## Calculator2_0
module Calculator2_0(clk, rst, col, btn, btnres, fil, Sseg, anodos);
clock: 115.0 ns
lec_check: 0
cap_margin: 15
cell_pad_in_sites_global_placement: 3
core_aspect_ratio: 0.62
core_margin: 6
core_utilization: 41
gpl_routability_driven: 1
hold_slack_margin: -0.07
min_routing_layer: met1
place_density_lb_addon: 0.01
setup_slack_margin: 5.0
slew_margin: 5
run.sh (not shown) runs the stock make flow with config.mk's settings and CLKGATE_MAP_FILE=.
Edit:
==> flow/config.mk (replaced) <==
export PLATFORM = sky130hd
export DESIGN_NAME = Calculator2_0
export DESIGN_NICKNAME = Calculator2_0
export VERILOG_FILES = /design/flow/design.v
export SDC_FILE = /design/flow/constraint.sdc
export NUM_CORES = 4
export LEC_CHECK = 0
export CAP_MARGIN = 10
export CORE_ASPECT_RATIO = 1.37
export CORE_MARGIN = 2
export CORE_UTILIZATION = 60
export GPL_ROUTABILITY_DRIVEN = 1
export HOLD_SLACK_MARGIN = -0.07
export MIN_ROUTING_LAYER = met1
export PLACE_DENSITY_LB_ADDON = 0.01
export SLEW_MARGIN = 20
==> flow/constraint.sdc (replaced) <==
create_clock -name core_clock -period 102.0 [get_ports {clk}]
set_input_delay 20.4000 -clock core_clock [delete_from_list [all_inputs] [get_ports {clk}]]
set_output_delay 20.4000 -clock core_clock [all_outputs]
set_load 0.01 [all_outputs]
Area after synthesis stays the same.
Non-clock buffer count came out higher by 150.
Worst setup slack degrades by 6100 ps.
Wire length goes down by roughly a tenth.
Global-route usage came out higher by 10 points.
Final area grows slightly.
Via count rises by a few percent.
Edit:
--- a/flow/config.mk
+++ b/flow/config.mk
@@ -8,5 +8,5 @@
 export CAP_MARGIN = 10
-export CORE_ASPECT_RATIO = 1.37
-export CORE_MARGIN = 2
-export CORE_UTILIZATION = 60
+export CORE_ASPECT_RATIO = 0.5
+export CORE_MARGIN = 8
+export CORE_UTILIZATION = 41
 export GPL_ROUTABILITY_DRIVEN = 1
@@ -14,3 +14,3 @@
 export MIN_ROUTING_LAYER = met1
-export PLACE_DENSITY_LB_ADDON = 0.01
+export PLACE_DENSITY_LB_ADDON = 0.06
 export SLEW_MARGIN = 20
==> flow/constraint.sdc (replaced) <==
create_clock -name core_clock -period 115.0 [get_ports {clk}]
set_input_delay 23.0000 -clock core_clock [delete_from_list [all_inputs] [get_ports {clk}]]
set_output_delay 23.0000 -clock core_clock [all_outputs]
set_load 0.01 [all_outputs]
Critical path depth goes down by 3.
Design area goes down by 2.7%.
Setup slack is better by 3300 ps.
Routed wire length goes down by 1.2%.
Worst hold slack stays flat.
Via count goes down by 5.2%.
Area after synthesis stays the same.
Edit:
--- a/flow/config.mk
+++ b/flow/config.mk
@@ -7,6 +7,6 @@
 export LEC_CHECK = 0
-export CAP_MARGIN = 10
-export CORE_ASPECT_RATIO = 0.5
+export CAP_MARGIN = 35
+export CORE_ASPECT_RATIO = 1.51
 export CORE_MARGIN = 8
-export CORE_UTILIZATION = 41
+export CORE_UTILIZATION = 63
 export GPL_ROUTABILITY_DRIVEN = 1
@@ -14,3 +14,2 @@
 export MIN_ROUTING_LAYER = met1
-export PLACE_DENSITY_LB_ADDON = 0.06
-export SLEW_MARGIN = 20
+export SLEW_MARGIN = 10
Final area drops by 1.8%.
Routed wire length went up by 1.1%.
Register-to-register slack gets worse by 1200 ps.
Hold slack stays flat.
Non-clock buffer count falls by 2.
Sequential share of layout area came out higher by 0.18 points.

---

Setup of run A:
Starting RTL as in the previous note.
clock: 115.0 ns
lec_check: 0
cap_margin: 10
core_aspect_ratio: 1.51
core_margin: 8
core_utilization: 41
gpl_routability_driven: 1
hold_slack_margin: -0.07
min_routing_layer: met1
slew_margin: 20
Relative to run A, the following input files were edited for run B:
Settings: swapping 8 for 2 in CORE_MARGIN; swapping 1.51 for 1.37 in CORE_ASPECT_RATIO; swapping 41 for 60 in CORE_UTILIZATION; putting MAX_ROUTING_LAYER at met4 where nothing was set; swapping 115.0 for 83.3 in the clock period (ns, I/O delays scaled along).
## What came out
- Run A reached the end of the flow, and the finished layout is clean on the timing, design-rule and antenna checks.
- No final results exist for run B, since it was stopped by error GRT-0232 during global routing.
- Per the comparison of run B with run A, post-cts hold buffer count held steady, number of cells in the design after placement grew by about 17%, post-CTS setup repair buffer count grew by 510.
- The run showing the greater floorplan die height is run A.
- Cmp run B and run A / number of gates given a new drive strength after cts / higher: run B
- Total half-perimeter wirelength after legalization and detailed placement was lower in run A than in run B.
- Against run A, run B reports a post-place setup slack that is lower.
- Run B has placeable core area below what run A had.
- Multiplexer share of the synthesized area: run A vs run B identical
- Looking at pre-placement core utilization, run B sits 19 points higher than run A does.
- Re XOR/XNOR share of the synthesized area: no difference whatsoever between run B and run A.
For run C, these inputs were changed with respect to run B:
Settings: clearing GPL_ROUTABILITY_DRIVEN, which used to be 1; clearing HOLD_SLACK_MARGIN, which used to be -0.07; swapping 10 for 5 in CAP_MARGIN; swapping 1.37 for 0.53 in CORE_ASPECT_RATIO; clearing MIN_ROUTING_LAYER, which used to be met1; swapping 60 for 67 in CORE_UTILIZATION; swapping 83.3 for 89.1 in the clock period (ns, I/O delays scaled along).
--- outcome ---
What ended run C was a tool error in global routing; the run never finished. Compared to run B, run C was floorplanned on a smaller die. Run B → run C: cts-stage hold buffer count comparable, initial standard-cell utilization of the core now larger, horizontal die dimension now larger, quantity of gates resized following cts now smaller, synthesized-area fraction occupied by and/or/nand/nor cells comparable. Detailed-placement wirelength estimate on run C is down relative to run B. Run C — number of cells after detailed placement 1065 lower, run B as reference. Run C vs. run B: number of levels in the clock H-tree now sits at about the same level, count of library flops with an enable pin now sits at about the same level.
